run 1:
// Controller_FIR
module Controller_FIR (
	input	[7:0] 	VPPG,             
	input 		  	Find_Setting,     
	input 		  	CLK,              
	input 		  	rst_n,            
	output 	[6:0] 	DC_Comp,          
	output 	[3:0] 	pga_Gain,         
	output 		  	LED_IR,           
	output 		  	LED_RED,          
	output  [19:0] 	Out_RED_Filtered, 
	output  [19:0] 	Out_IR_Filtered,  
	output  [3:0] 	LED_Drive         
);
==> flow/config.mk <==
export PLATFORM = sky130hd
export DESIGN_NAME = Controller_FIR
export DESIGN_NICKNAME = Controller_FIR
export VERILOG_FILES = /design/flow/design.v
export SDC_FILE = /design/flow/constraint.sdc
export NUM_CORES = 4
export LEC_CHECK = 0
export CAP_MARGIN = 35
export CELL_PAD_IN_SITES_DETAIL_PLACEMENT = 0
export CELL_PAD_IN_SITES_GLOBAL_PLACEMENT = 2
export CORE_ASPECT_RATIO = 1.33
export CORE_MARGIN = 2
export CORE_UTILIZATION = 18
export CTS_CLUSTER_SIZE = 52
export GPL_ROUTABILITY_DRIVEN = 0
export PLACE_DENSITY_LB_ADDON = 0.13
export SLEW_MARGIN = 25
export TNS_END_PERCENT = 75
==> flow/constraint.sdc <==
create_clock -name core_clock -period 7.05 [get_ports {CLK}]
set_input_delay 1.4100 -clock core_clock [delete_from_list [all_inputs] [get_ports {CLK}]]
set_output_delay 1.4100 -clock core_clock [all_outputs]
set_load 0.01 [all_outputs]
run.sh (not shown) runs the stock make flow with config.mk's settings and CLKGATE_MAP_FILE=.
Changes in run 2 relative to run 1:
# run 1
export LEC_CHECK = 0
export CAP_MARGIN = 35
export CELL_PAD_IN_SITES_DETAIL_PLACEMENT = 0
export CELL_PAD_IN_SITES_GLOBAL_PLACEMENT = 2
export CORE_ASPECT_RATIO = 1.33
export CORE_MARGIN = 2
export CORE_UTILIZATION = 18
export CTS_CLUSTER_SIZE = 52
export GPL_ROUTABILITY_DRIVEN = 0
export PLACE_DENSITY_LB_ADDON = 0.13
export SLEW_MARGIN = 25
export TNS_END_PERCENT = 75
create_clock -name core_clock -period 7.05 [get_ports {CLK}]
# run 2
export LEC_CHECK = 0
export CAP_MARGIN = 20
export CORE_MARGIN = 2
export CORE_UTILIZATION = 16
export SLEW_MARGIN = 20
create_clock -name core_clock -period 12.7 [get_ports {CLK}]
[summary]
Run 2: flow completed, timing, DRC and antenna clean
Initial core utilization in run 2 is 2.0 points below run 1.
When run 2 is measured against run 1, its clock period minus worst slack turns out 0.25 ns higher.
Run 2 against run 1: via count saw little to no change.
Between run 1 and run 2, routed wire length per instance is higher for run 1, run 2 comes in under that.
diff inputs: run 2 => run 3
# run 2
export LEC_CHECK = 0
export CAP_MARGIN = 20
export CORE_MARGIN = 2
export CORE_UTILIZATION = 16
export SLEW_MARGIN = 20
create_clock -name core_clock -period 12.7 [get_ports {CLK}]
# run 3
export LEC_CHECK = 0
export ABC_AREA = 1
export CAP_MARGIN = 20
export CORE_MARGIN = 2
export CORE_UTILIZATION = 72
export SLEW_MARGIN = 20
create_clock -name core_clock -period 5.5 [get_ports {CLK}]
Notes after the runs:
In run 3 the implementation completed, yet the final layout does not meet the checks, the culprit being setup timing. Taking run 3 as 1.0, run 2 lands at 0.880 on post-synthesis cell count from yosys. Max synthesized chip area reported by yosys across run 3 and run 2: run 3. Of the two candidates, run 2 has the better number of DRC violations after detailed-routing iteration 0 and run 3 the worse one. From run 2 to run 3 the numbers moved as follows: via count rose 8030, standard-cell row count saw a decrease. Changes observed in run 3 relative to run 2: count of buffers not belonging to the clock network in the layout now sits higher; worst setup slack now sits lower.
> inputs changed (run 3 -> run 4)
# run 3
export LEC_CHECK = 0
export ABC_AREA = 1
export CAP_MARGIN = 20
export CORE_MARGIN = 2
export CORE_UTILIZATION = 72
export SLEW_MARGIN = 20
create_clock -name core_clock -period 5.5 [get_ports {CLK}]
# run 4
export LEC_CHECK = 0
export CAP_MARGIN = 20
export CORE_MARGIN = 2
export CORE_UTILIZATION = 71
export SLEW_MARGIN = 20
create_clock -name core_clock -period 7.24 [get_ports {CLK}]
Findings:
- Run 4: full flow OK, the timing, DRC and antenna checks passed
- Summary of run 4 over run 3: async set-or-reset flop fraction in the synthesized netlist saw little to no change; final instance area decreased by about 4% relative to the old numbers; yosys stat chip area down 2.1%; area growth from synthesis to layout dropped 2.2 points.
- Run 4 does better than run 3 on die area.
- Compared with run 3, in run 4 required time at the endpoint of the critical path has increased; non-clock buffering overhead in the final layout went down by 1.1 points; post-synthesis instance area has decreased.

* * *

Starting RTL as in the previous note.
clock: 5.92 ns
lec_check: 0
cap_margin: 40
core_margin: 2
core_utilization: 72
cts_cluster_diameter: 280
cts_cluster_size: 21
place_density_lb_addon: 0.01
setup_slack_margin: 0.42
slew_margin: 20
The baseline completed, yet does not pass: setup timing.
Then changed:
CAP_MARGIN = 20   (was 40)
CORE_UTILIZATION = 65   (was 72)
CTS_CLUSTER_SIZE = not set   (was 21)
PLACE_DENSITY_LB_ADDON = not set   (was 0.01)
SETUP_SLACK_MARGIN = not set   (was 0.42)
Outcome: The new run reached the layout checks and failed them: setup timing; global-route usage decreases by 2.1 points; worst setup slack is better by 0.050 ns; register-to-register slack is better by 0.05 ns; design area increases by a few percent; die size increases by roughly a tenth; wire length increases by a few percent; hold slack is worse by 0.0079 ns; count of clock-buffer cells in the layout increases by 95.
Then changed:
CORE_UTILIZATION = 54   (was 65)
CTS_CLUSTER_DIAMETER = not set   (was 280)
CTS_CLUSTER_SIZE = 60   (was not set)
HOLD_SLACK_MARGIN = 0.3   (was not set)
clock period = 5.39 ns   (was 5.92 ns; I/O delays follow)
Outcome: The changed run finished with setup timing left. Die size increases by 20%. Worst setup slack is worse by 0.36 ns. Count of clock-buffer cells in the layout does not change. Hold slack gets worse by 0.0046 ns. Synthesized area does not change. Global-route usage goes down by 5.1 points.
Then changed:
ABC_AREA = 1   (was not set)
CORE_UTILIZATION = 68   (was 54)
CTS_CLUSTER_SIZE = not set   (was 60)
HOLD_SLACK_MARGIN = not set   (was 0.3)
clock period = 5.16 ns   (was 5.39 ns; I/O delays follow)
=> The changed run completed, yet does not pass: setup timing; global-route usage rose by 8.5 points; core utilization came out higher by 16 points; wire length climbs by roughly a tenth; area after synthesis rises by a few percent; hold slack stays flat; synthesized cell count goes up by roughly a tenth; worst setup slack gains 0.078 ns; clock-buffer cell count went down by 21; via count went up by about a fifth; critical path depth went down by 3.
Then changed:
ABC_AREA = not set   (was 1)
CORE_UTILIZATION = 72   (was 68)
CTS_CLUSTER_DIAMETER = 224   (was not set)
clock period = 5.94 ns   (was 5.16 ns; I/O delays follow)
Effect: The new run reached the layout checks and failed them: setup timing. Global-route usage went down by 0.20 points. Final area goes down by a few percent. Synthesized cell count falls by roughly a tenth. Routed wire length falls by a little under a tenth. Hold slack is better by 0.0045 ns. Utilization climbs by 3.7 points. Cell count is lower by roughly a tenth. Critical path depth grows by 3. Register-to-register slack is better by 0.23 ns.
Then changed:
CORE_UTILIZATION = 63   (was 72)
CTS_CLUSTER_DIAMETER = not set   (was 224)
clock period = 4.75 ns   (was 5.94 ns; I/O delays follow)
Effect: The new run completed and failed the layout checks on setup timing; count of clock-buffer cells in the layout increases by 13; final area goes up slightly; worst hold slack gets worse by 0.064 ns; final cell count went up by a few percent; worst setup slack is worse by 1.1 ns; critical path depth stays the same; sequential cell count stays the same; sequential share of layout area fell by 0.56 points.

* * *

== v46 ==
Controller_FIR again, from the RTL that the note above started with.
Settings: LEC_CHECK=0, CAP_MARGIN=20, CORE_MARGIN=2, CORE_UTILIZATION=72, CTS_CLUSTER_DIAMETER=280, CTS_CLUSTER_SIZE=21, SETUP_SLACK_MARGIN=0.42, SLEW_MARGIN=20; clock period 5.92 ns.
v46 ran in full, but the layout does not pass; the checks complain about setup timing.
diff inputs: v46 => v23
- a deleted SETUP_SLACK_MARGIN that had been 0.42
- a change of CORE_UTILIZATION from 72 to 40
- a deleted CTS_CLUSTER_DIAMETER that had been 280
- a deleted CTS_CLUSTER_SIZE that had been 21
- a change of the clock period (ns, I/O delays scaled along) from 5.92 to 7.24
Results
- The flow did not stop early for v23: all stages ran, and the layout cleared the timing, DRC and antenna checks.
- v23 against v46: final setup violation count lost 18, clock-buffer cell count picked up an extra 150%, measured slew at the worst slew-check pin picked up an extra 35 ps, final worst setup slack picked up an extra 840 ps.
- v23 ends up with a weighted congestion at the end of routability-driven global placement that is 8.8% lower than in v46.
- There was hardly any difference in number of remaining DRC errors between v23 and v46.
- Between v23 and v46, it is v23 whose maximum frequency is lower, by about 7%.
Setup changes, v23 to v41
- CTS_CLUSTER_SIZE newly set to 60
- CORE_UTILIZATION changed from 40 to 60
- the clock period (ns, I/O delays scaled along) changed from 7.24 to 5.39
==> results <==
Summary of v23 and v41: one run falls short of a clean finish, namely v41.
The final report for v41 shows a completed flow and a layout that fails verification, specifically setup timing.
Looking at final cell utilization of the core, v41 sits above v23.
Comparing v41 against v23, there is no change at all in initial antenna violation count.
Changes in v10 relative to v41:
- putting TNS_END_PERCENT at 5 where nothing was set
- swapping 60 for 58 in CORE_UTILIZATION
- putting HOLD_SLACK_MARGIN at -0.08 where nothing was set
- putting SETUP_SLACK_MARGIN at -0.52 where nothing was set
- swapping 5.39 for 7.47 in the clock period (ns, I/O delays scaled along)
==> results <==
v10 | stages: all done | timing, DRC, antenna: all pass. In the reports for v10 and v41, the smaller final clock period utilization by the worst path belongs to v10. v10 reports a lower post-placement cell count than v41 does. In the tables for v10 and v41, clock-buffer cell count reads lower with v10. Between v10 and v41, post-detailed-placement half-perimeter wirelength is lower for v41, v10 comes in above that. When the final numbers for v10 and v41 were put side by side, the first-iteration DRC count turned out to be greater in v41.

* * *

Setup of job 4744:
Controller_FIR again, from the RTL that the note above started with.
clock: 4.02 ns
lec_check: 0
abc_area: 1
cap_margin: 20
core_margin: 2
core_utilization: 72
cts_cluster_diameter: 224
hold_slack_margin: 0.29
place_density_lb_addon: 0.02
slew_margin: 20
tns_end_percent: 5
Job 4744 finished all stages; however, its layout fails the closing checks, the failures being setup timing.
#### Input delta (job 9047 over job 4744)
# job 4744
export LEC_CHECK = 0
export ABC_AREA = 1
export CAP_MARGIN = 20
export CORE_MARGIN = 2
export CORE_UTILIZATION = 72
export CTS_CLUSTER_DIAMETER = 224
export HOLD_SLACK_MARGIN = 0.29
export PLACE_DENSITY_LB_ADDON = 0.02
export SLEW_MARGIN = 20
export TNS_END_PERCENT = 5
create_clock -name core_clock -period 4.02 [get_ports {CLK}]
# job 9047
export LEC_CHECK = 0
export ABC_AREA = 1
export CAP_MARGIN = 20
export CORE_MARGIN = 2
export CORE_UTILIZATION = 72
export CTS_CLUSTER_DIAMETER = 224
export PLACE_DENSITY_LB_ADDON = 0.02
export SETUP_SLACK_MARGIN = -0.12
export SLEW_MARGIN = 20
export TNS_END_PERCENT = 5
create_clock -name core_clock -period 4.02 [get_ports {CLK}]
Although job 9047 finished all stages, its layout failed final checks on setup timing.
Net total in the final layout: job 4744 vs job 9047 — no meaningful difference
Row clock period minus final worst setup slack: job 9047 higher / job 4744 lower
Gate count of the mapped netlist: job 4744 vs job 9047 identical
Number of buffers inserted during clock tree synthesis was higher in the run labelled job 9047.
On routed wire length: between job 9047 and job 4744, it ends up lower for job 4744.
Between job 4744 and job 9047, the flow reports met1 layer wirelength in the final routing decreasing slightly.
### job 9047 -> job 312
# job 9047
export LEC_CHECK = 0
export ABC_AREA = 1
export CAP_MARGIN = 20
export CORE_MARGIN = 2
export CORE_UTILIZATION = 72
export CTS_CLUSTER_DIAMETER = 224
export PLACE_DENSITY_LB_ADDON = 0.02
export SETUP_SLACK_MARGIN = -0.12
export SLEW_MARGIN = 20
export TNS_END_PERCENT = 5
create_clock -name core_clock -period 4.02 [get_ports {CLK}]
# job 312
export LEC_CHECK = 0
export ABC_AREA = 1
export CAP_MARGIN = 20
export CORE_MARGIN = 2
export CORE_UTILIZATION = 72
export PLACE_DENSITY_LB_ADDON = 0.03
export SLEW_MARGIN = 20
create_clock -name core_clock -period 4.28 [get_ports {CLK}]
### Flow results
NOTE: hold slack in job 312 exceeds that of job 9047. Global routing met1 resource utilization in job 312 is 0.66 points lower than in job 9047. [compare] base=job 9047 new=job 312: global-route usage fell by 0.35 points. Job 312 and job 9047 ended up with roughly the same detailed-route wire length. Not one of job 9047 and job 312 finished clean. From the logs: job 9047 reached the end of the flow and failed the layout checks with setup timing. Shortest clock period the worst path allows after layout (lower): job 9047. There was hardly any difference in number of detailed-route iterations in the first pass between job 9047 and job 312. On via count, job 312 and job 9047 are basically level.
For job 6368, these inputs were changed with respect to job 312:
# job 312
export LEC_CHECK = 0
export ABC_AREA = 1
export CAP_MARGIN = 20
export CORE_MARGIN = 2
export CORE_UTILIZATION = 72
export PLACE_DENSITY_LB_ADDON = 0.03
export SLEW_MARGIN = 20
create_clock -name core_clock -period 4.28 [get_ports {CLK}]
# job 6368
export LEC_CHECK = 0
export ABC_AREA = 1
export CAP_MARGIN = 20
export CORE_MARGIN = 2
export CORE_UTILIZATION = 72
export CTS_CLUSTER_DIAMETER = 224
export PLACE_DENSITY_LB_ADDON = 0.02
export SLEW_MARGIN = 20
create_clock -name core_clock -period 5.2 [get_ports {CLK}]
Findings:
- Not one of job 312 and job 6368 finished clean.
- | job 312 | all stages done | FAIL | setup timing |
- Going from job 312 to job 6368, vias after detailed routing has decreased, worst clock skew on the final layout has decreased, critical path depth has increased.
- Summary of job 6368 over job 312: starting DRC count in detailed routing has increased; area occupied by registers ~0 delta.

* * *

== build 23 ==
Controller_FIR again, from the RTL that the note above started with.
==> flow/design.v (excerpt) <==
module Controller_FIR (
	input	[7:0] 	VPPG,             
	input 		  	Find_Setting,     
	input 		  	CLK,              
	input 		  	rst_n,            
	output 	[6:0] 	DC_Comp,          
	output 	[3:0] 	pga_Gain,         
	output 		  	LED_IR,           
	output 		  	LED_RED,          
	output  [19:0] 	Out_RED_Filtered, 
	output  [19:0] 	Out_IR_Filtered,  
	output  [3:0] 	LED_Drive         
);
clock: 5.18 ns
lec_check: 0
cap_margin: 40
core_margin: 2
core_utilization: 72
cts_cluster_diameter: 280
cts_cluster_size: 21
place_density_lb_addon: 0.01
setup_slack_margin: -0.52
slew_margin: 20
The flow for build 23 finished, though final verification flagged setup timing.
### build 23 -> build 94
Settings: removing PLACE_DENSITY_LB_ADDON (formerly 0.01); changing CAP_MARGIN from 40 to 20; removing CTS_CLUSTER_SIZE (formerly 21); changing CORE_UTILIZATION from 72 to 65; removing CTS_CLUSTER_DIAMETER (formerly 280); removing SETUP_SLACK_MARGIN (formerly -0.52); changing the clock period (ns, I/O delays scaled along) from 5.18 to 7.45.
--- outcome ---
Between build 23 and build 94, the initial antenna violation count does not differ in any meaningful way. Well tap count delta for build 94 relative to build 23: 10% higher. Of build 23 and build 94, the run reporting the higher mean routed wirelength per cell was build 23. In build 94 relative to build 23, critical path depth had gone up by a little under 10%. Build 23 was smaller in final cell area than build 94. Total CTS buffers: build 94 vs build 23 up 58. Looking across build 23 and build 94, the single run that reached the end with no open violations was build 94. Against build 23, build 94 comes in 6.5 points lower on post-route core utilization. Between build 23 and build 94, the flow reports wire length decreasing slightly.
> inputs changed (build 94 -> build 90)
Settings: CORE_UTILIZATION: 65 -> 70; CTS_CLUSTER_SIZE: unset -> 38; the clock period (ns, I/O delays scaled along): 7.45 -> 5.85.
==> comparison <==
- Across both runs, share of the cycle needed by the critical path after routing was higher for build 90 than for build 94.
- Build 90 vs build 94 on share of the core filled with cells in the final layout: build 90 is the higher one.
- Summary of build 90 over build 94: vertical die size dropped about 3.6%; filler-free cell count of the finished design went down about 0.4%; minimum period implied by the final worst setup slack dropped 0.70 ns.
- Cell depth of the worst flop-to-flop path: build 90 and build 94 compared, higher one is build 94
- The flow completed for build 90, but it is not clean: the layout still shows setup timing.
- Of build 90 and build 94, the run reporting the lower number of setup violations in the final report was build 94.
- Diff build 90 and build 94: count of clock-buffer cells in the layout higher in build 94
- Build 90 ended up with red.output_data[18] as its endpoint of the worst setup timing path; build 94 ended up with ir.output_data[19].
[inputs] build 11 vs build 90
Settings: CTS_CLUSTER_SIZE removed (was 38); CORE_UTILIZATION changed from 70 to 40; CORE_MARGIN changed from 2 to 7; CORE_ASPECT_RATIO newly set to 1.14; the clock period (ns, I/O delays scaled along) changed from 5.85 to 10.0.
Notes after the runs:
- Build 11 | status: complete | timing, DRC, antenna: pass
- Going from build 90 to build 11, sum of negative setup slack climbed 3.59 ns; routed wire length moved up; clock tree cell share of total cell area went up 0.25 points.
